==> flow/design.v (excerpt) <==
module alu #(
    parameter INT_W  = 4,
    parameter FRAC_W = 6,
    parameter INST_W = 4,
    parameter DATA_W = INT_W + FRAC_W
)(
    input                     i_clk,
    input                     i_rst_n,
    input                     i_valid,
    input signed [DATA_W-1:0] i_data_a,
    input signed [DATA_W-1:0] i_data_b,
    input        [INST_W-1:0] i_inst,
    output                    o_valid,
    output       [DATA_W-1:0] o_data
);
For scale: roughly 1,600 cells after synthesis, about 11 flip-flops, about 0.0096 mm2 of cells after synthesis.
Settings: LEC_CHECK=0, ABC_AREA=1, CAP_MARGIN=5, CELL_PAD_IN_SITES_GLOBAL_PLACEMENT=1, CORE_ASPECT_RATIO=1.62, CORE_MARGIN=4, CORE_UTILIZATION=40, CTS_CLUSTER_SIZE=33, GPL_ROUTABILITY_DRIVEN=1, PLACE_DENSITY_LB_ADDON=0.16, SLEW_MARGIN=20, TNS_END_PERCENT=100; clock period 17.5 ns.
run.sh (not shown) runs the stock make flow with config.mk's settings and CLKGATE_MAP_FILE=.
Rerun with:
ABC_AREA = not set   (was 1)
CAP_MARGIN = 20   (was 5)
CELL_PAD_IN_SITES_GLOBAL_PLACEMENT = not set   (was 1)
CORE_ASPECT_RATIO = not set   (was 1.62)
CORE_MARGIN = 2   (was 4)
CORE_UTILIZATION = 66   (was 40)
CTS_CLUSTER_SIZE = not set   (was 33)
GPL_ROUTABILITY_DRIVEN = not set   (was 1)
PLACE_DENSITY_LB_ADDON = not set   (was 0.16)
TNS_END_PERCENT = not set   (was 100)
clock period = 9.77 ns   (was 17.5 ns; I/O delays follow)
After rerunning: Global-route usage is higher by 18 points; cell count falls by a quarter to a third; worst setup slack got worse by 6.4 ns; synthesized area went down by a little under a tenth; utilization rose by 33 points; via count falls slightly; register-to-register slack loses 8.1 ns; count of clock-buffer cells in the layout is unchanged; final area fell by a few percent.
Rerun with:
CORE_UTILIZATION = 40   (was 66)
CTS_CLUSTER_SIZE = 66   (was not set)
GPL_ROUTABILITY_DRIVEN = 0   (was not set)
clock period = 11.0 ns   (was 9.77 ns; I/O delays follow)
Utilization goes down by 32 points.
Wire length increases slightly.
Critical path depth climbs by 1.
Worst setup slack gains 0.26 ns.
Worst hold slack loses 0.020 ns.
Cell area went down by a few percent.
Rerun with:
ABC_AREA = 0   (was not set)
CAP_MARGIN = 5   (was 20)
CELL_PAD_IN_SITES_DETAIL_PLACEMENT = 1   (was not set)
CORE_ASPECT_RATIO = 0.68   (was not set)
CORE_UTILIZATION = 49   (was 40)
CTS_CLUSTER_DIAMETER = 287   (was not set)
GPL_TIMING_DRIVEN = 1   (was not set)
HOLD_SLACK_MARGIN = -0.05   (was not set)
MIN_ROUTING_LAYER = met2   (was not set)
PLACE_DENSITY_LB_ADDON = 0.28   (was not set)
SETUP_SLACK_MARGIN = 1.11   (was not set)
Outcome: Now the flow failed in global routing, error GRT-0116; synthesized cell count is unchanged; area after synthesis stays the same; die area goes down by 18%.


## build 82
alu again, from the RTL that the note above started with.
## alu
module alu #(
    parameter INT_W  = 4,
    parameter FRAC_W = 6,
    parameter INST_W = 4,
    parameter DATA_W = INT_W + FRAC_W
)(
    input                     i_clk,
    input                     i_rst_n,
    input                     i_valid,
    input signed [DATA_W-1:0] i_data_a,
    input signed [DATA_W-1:0] i_data_b,
    input        [INST_W-1:0] i_inst,
    output                    o_valid,
    output       [DATA_W-1:0] o_data
);
Settings: LEC_CHECK=0, ABC_AREA=1, CAP_MARGIN=20, CORE_MARGIN=2, CORE_UTILIZATION=72, CTS_CLUSTER_DIAMETER=358, CTS_CLUSTER_SIZE=99, PLACE_DENSITY=0.42, SLEW_MARGIN=20; clock period 3.42 ns.
Build 82 got as far as 4_1_cts, where a tool error ended the run.
The inputs of build 61 differ from those of build 82 as listed below.
- CTS_CLUSTER_DIAMETER no longer set, was 358
- CORE_UTILIZATION now 40, was 72
- CTS_CLUSTER_SIZE no longer set, was 99
- PLACE_DENSITY no longer set, was 0.42
- ABC_AREA no longer set, was 1
- the clock period (ns, I/O delays scaled along) now 11.0, was 3.42
Results
The flow did not stop early for build 61: all stages ran, and the layout cleared the timing, DRC and antenna checks.
Measured against build 61, the count of unique library cells instantiated by Yosys of build 82 comes out at 0.53 times the reference value.
Build 61 — routability-driven placement congestion ratio 0.17 lower, build 82 as reference
Per the comparison of build 61 with build 82, minimum setup slack after placement picked up an extra 5.02 ns, number of standard cells after synthesis fell by 26%, simple-gate portion of the synthesized area dropped 13 points, area after synthesis decreased by about 8% relative to the old numbers.
Where full die area is concerned, build 82 is better than build 61.
What build 61 reported for post-synthesis net count has to be multiplied by 1.3 to get the figure for build 82.
Area figure in the yosys stat output (higher): build 82
Sort build 82 and build 61 by half-perimeter wire length after placement desc -> top: build 82
[inputs] build 39 vs build 61
- CORE_UTILIZATION: 40 -> 63
- CORE_ASPECT_RATIO: unset -> 1.37
- CTS_CLUSTER_SIZE: unset -> 99
- CTS_CLUSTER_DIAMETER: unset -> 150
- GPL_ROUTABILITY_DRIVEN: unset -> 0
- HOLD_SLACK_MARGIN: unset -> 0.28
- SETUP_SLACK_MARGIN: unset -> -1.08
- CAP_MARGIN: 20 -> 0
- TNS_END_PERCENT: unset -> 15
- CELL_PAD_IN_SITES_GLOBAL_PLACEMENT: unset -> 1
Findings:
- Compared with build 61, routed wire length in build 39 decreased by a little under 10%.
- Build 61 -> build 39: sequential share of layout area flat
- Against build 61 as the reference, build 39 delivers a lower total length of routed met2 wires.
- Looking at final-layout worst hold slack, build 39 sits 0.0064 ns below build 61.
What build 95 does differently from build 39 at the input level:
- removing CTS_CLUSTER_SIZE (formerly 99)
- removing CORE_ASPECT_RATIO (formerly 1.37)
- changing CORE_UTILIZATION from 63 to 40
- setting ABC_AREA to 1 for the first time
- removing SETUP_SLACK_MARGIN (formerly -1.08)
- changing CAP_MARGIN from 0 to 20
- removing CTS_CLUSTER_DIAMETER (formerly 150)
- removing GPL_ROUTABILITY_DRIVEN (formerly 0)
- removing HOLD_SLACK_MARGIN (formerly 0.28)
- removing TNS_END_PERCENT (formerly 15)
- changing the clock period (ns, I/O delays scaled along) from 11.0 to 17.5
### Flow results
Measured against build 39, the cell area after layout of build 95 comes out at 1.08 times the reference value. Per the comparison of build 95 with build 39, share of the core filled with cells in the final layout decreased by 25 points relative to the old numbers; synthesized cell count went up. Looking at number of gates on the worst path with buffers counted, build 95 sits 24% higher than build 39 does. Looking at effective utilization at floorplan, build 95 sits 24 points lower than build 39 does. Looking at arrival time of data at the critical path endpoint, build 95 sits 0.74 ns higher than build 39 does. [compare] base=build 39 new=build 95: number of inverters outside the clock class in the layout saw an increase, worst-case headroom to the max-slew limit saw an increase.
Inputs modified between build 95 and build 46:
- SETUP_SLACK_MARGIN: unset -> 1.0
- CTS_CLUSTER_SIZE: unset -> 33
- TNS_END_PERCENT: unset -> 100
- HOLD_SLACK_MARGIN: unset -> 0.23
- GPL_ROUTABILITY_DRIVEN: unset -> 1
- CORE_MARGIN: 2 -> 4
- CAP_MARGIN: 20 -> 5
- PLACE_DENSITY_LB_ADDON: unset -> 0.16
- CORE_ASPECT_RATIO: unset -> 0.87
==> results <==
Build 46 vs. build 95: layout-stage area growth over the synthesis result level; flip-flop count level. Compared build 46 vs build 95, and count of clock-buffer cells in the layout is up in build 46. From build 95 to build 46 the numbers moved as follows: first-pass GRT wire length -0.81%; utilization ~0 delta.


## tundra
alu again, from the RTL that the note above started with.
==> flow/config.mk <==
export PLATFORM = sky130hd
export DESIGN_NAME = alu
export DESIGN_NICKNAME = alu
export VERILOG_FILES = /design/flow/design.v
export SDC_FILE = /design/flow/constraint.sdc
export NUM_CORES = 4
export LEC_CHECK = 0
export CAP_MARGIN = 20
export CORE_MARGIN = 2
export CORE_UTILIZATION = 71
export CTS_CLUSTER_DIAMETER = 27
export CTS_CLUSTER_SIZE = 40
export GPL_TIMING_DRIVEN = 1
export MAX_ROUTING_LAYER = met4
export PLACE_DENSITY_LB_ADDON = 0.0
export SETUP_SLACK_MARGIN = -0.55
export SLEW_MARGIN = 20
export TNS_END_PERCENT = 50
==> flow/constraint.sdc <==
create_clock -name core_clock -period 8.83 [get_ports {i_clk}]
set_input_delay 1.7660 -clock core_clock [delete_from_list [all_inputs] [get_ports {i_clk}]]
set_output_delay 1.7660 -clock core_clock [all_outputs]
set_load 0.01 [all_outputs]
[tundra] flow finished | final checks: failed | reasons: negative setup slack
For sierra, these inputs were changed with respect to tundra:
==> flow/config.mk <==
export PLATFORM = sky130hd
export DESIGN_NAME = alu
export DESIGN_NICKNAME = alu
export VERILOG_FILES = /design/flow/design.v
export SDC_FILE = /design/flow/constraint.sdc
export NUM_CORES = 4
export LEC_CHECK = 0
export CAP_MARGIN = 20
export CORE_MARGIN = 2
export CORE_UTILIZATION = 64
export SLEW_MARGIN = 20
==> flow/constraint.sdc <==
create_clock -name core_clock -period 16.9 [get_ports {i_clk}]
set_input_delay 3.3800 -clock core_clock [delete_from_list [all_inputs] [get_ports {i_clk}]]
set_output_delay 3.3800 -clock core_clock [all_outputs]
set_load 0.01 [all_outputs]
Findings:
Per the comparison of sierra with tundra, tap cell count has increased; cell count has decreased.
Across tundra and sierra, a clean result was obtained everywhere but in tundra.
From the logs: tundra reached the end of the flow and failed the layout checks with negative setup slack.
Mean routed wirelength per cell was lower in the run labelled sierra.
Comparing tundra and sierra, sequential share of layout area is higher on sierra.
### sierra -> ember
diff --git a/flow/config.mk b/flow/config.mk
--- a/flow/config.mk
+++ b/flow/config.mk
@@ -8,4 +8,7 @@
 export CAP_MARGIN = 20
 export CORE_MARGIN = 2
-export CORE_UTILIZATION = 64
+export CORE_UTILIZATION = 71
+export CTS_CLUSTER_SIZE = 10
+export PLACE_DENSITY_LB_ADDON = 0.24
 export SLEW_MARGIN = 20
+export TNS_END_PERCENT = 5
==> flow/constraint.sdc <==
create_clock -name core_clock -period 8.69 [get_ports {i_clk}]
set_input_delay 1.7380 -clock core_clock [delete_from_list [all_inputs] [get_ports {i_clk}]]
set_output_delay 1.7380 -clock core_clock [all_outputs]
set_load 0.01 [all_outputs]
==> comparison <==
- Flow for ember halted at 5_1_grt, error code GRT-0116.
- Compared with sierra, in ember chip area saw a decrease; pre-CTS worst setup slack saw a decrease; post-synthesis share of cell area spent on and-or and or-and gates saw little to no change.
The following lists how amber was set up differently from ember:
diff --git a/flow/config.mk b/flow/config.mk
--- a/flow/config.mk
+++ b/flow/config.mk
@@ -8,7 +8,5 @@
 export CAP_MARGIN = 20
 export CORE_MARGIN = 2
-export CORE_UTILIZATION = 71
-export CTS_CLUSTER_SIZE = 10
-export PLACE_DENSITY_LB_ADDON = 0.24
+export CORE_UTILIZATION = 65
 export SLEW_MARGIN = 20
-export TNS_END_PERCENT = 5
+export TNS_END_PERCENT = 35
==> flow/constraint.sdc <==
create_clock -name core_clock -period 7.93 [get_ports {i_clk}]
set_input_delay 1.5860 -clock core_clock [delete_from_list [all_inputs] [get_ports {i_clk}]]
set_output_delay 1.5860 -clock core_clock [all_outputs]
set_load 0.01 [all_outputs]
## What came out
[amber] number of setup buffers added after CTS rose 3 relative to ember
amber | ERROR | 5_1_grt
amber: placement-stage cell area is 270 sq um higher than what ember reported.
From ember to amber the numbers moved as follows: total of flip-flops plus latches after synthesis stayed essentially flat; HPWL after detailed placement up 2.3%; number of instances resized during post-cts repair picked up an extra 40%; floorplan die area now larger; global placement routability congestion +1.2%.
Horizontal die dimension grows by a few percent when moving from ember to amber.
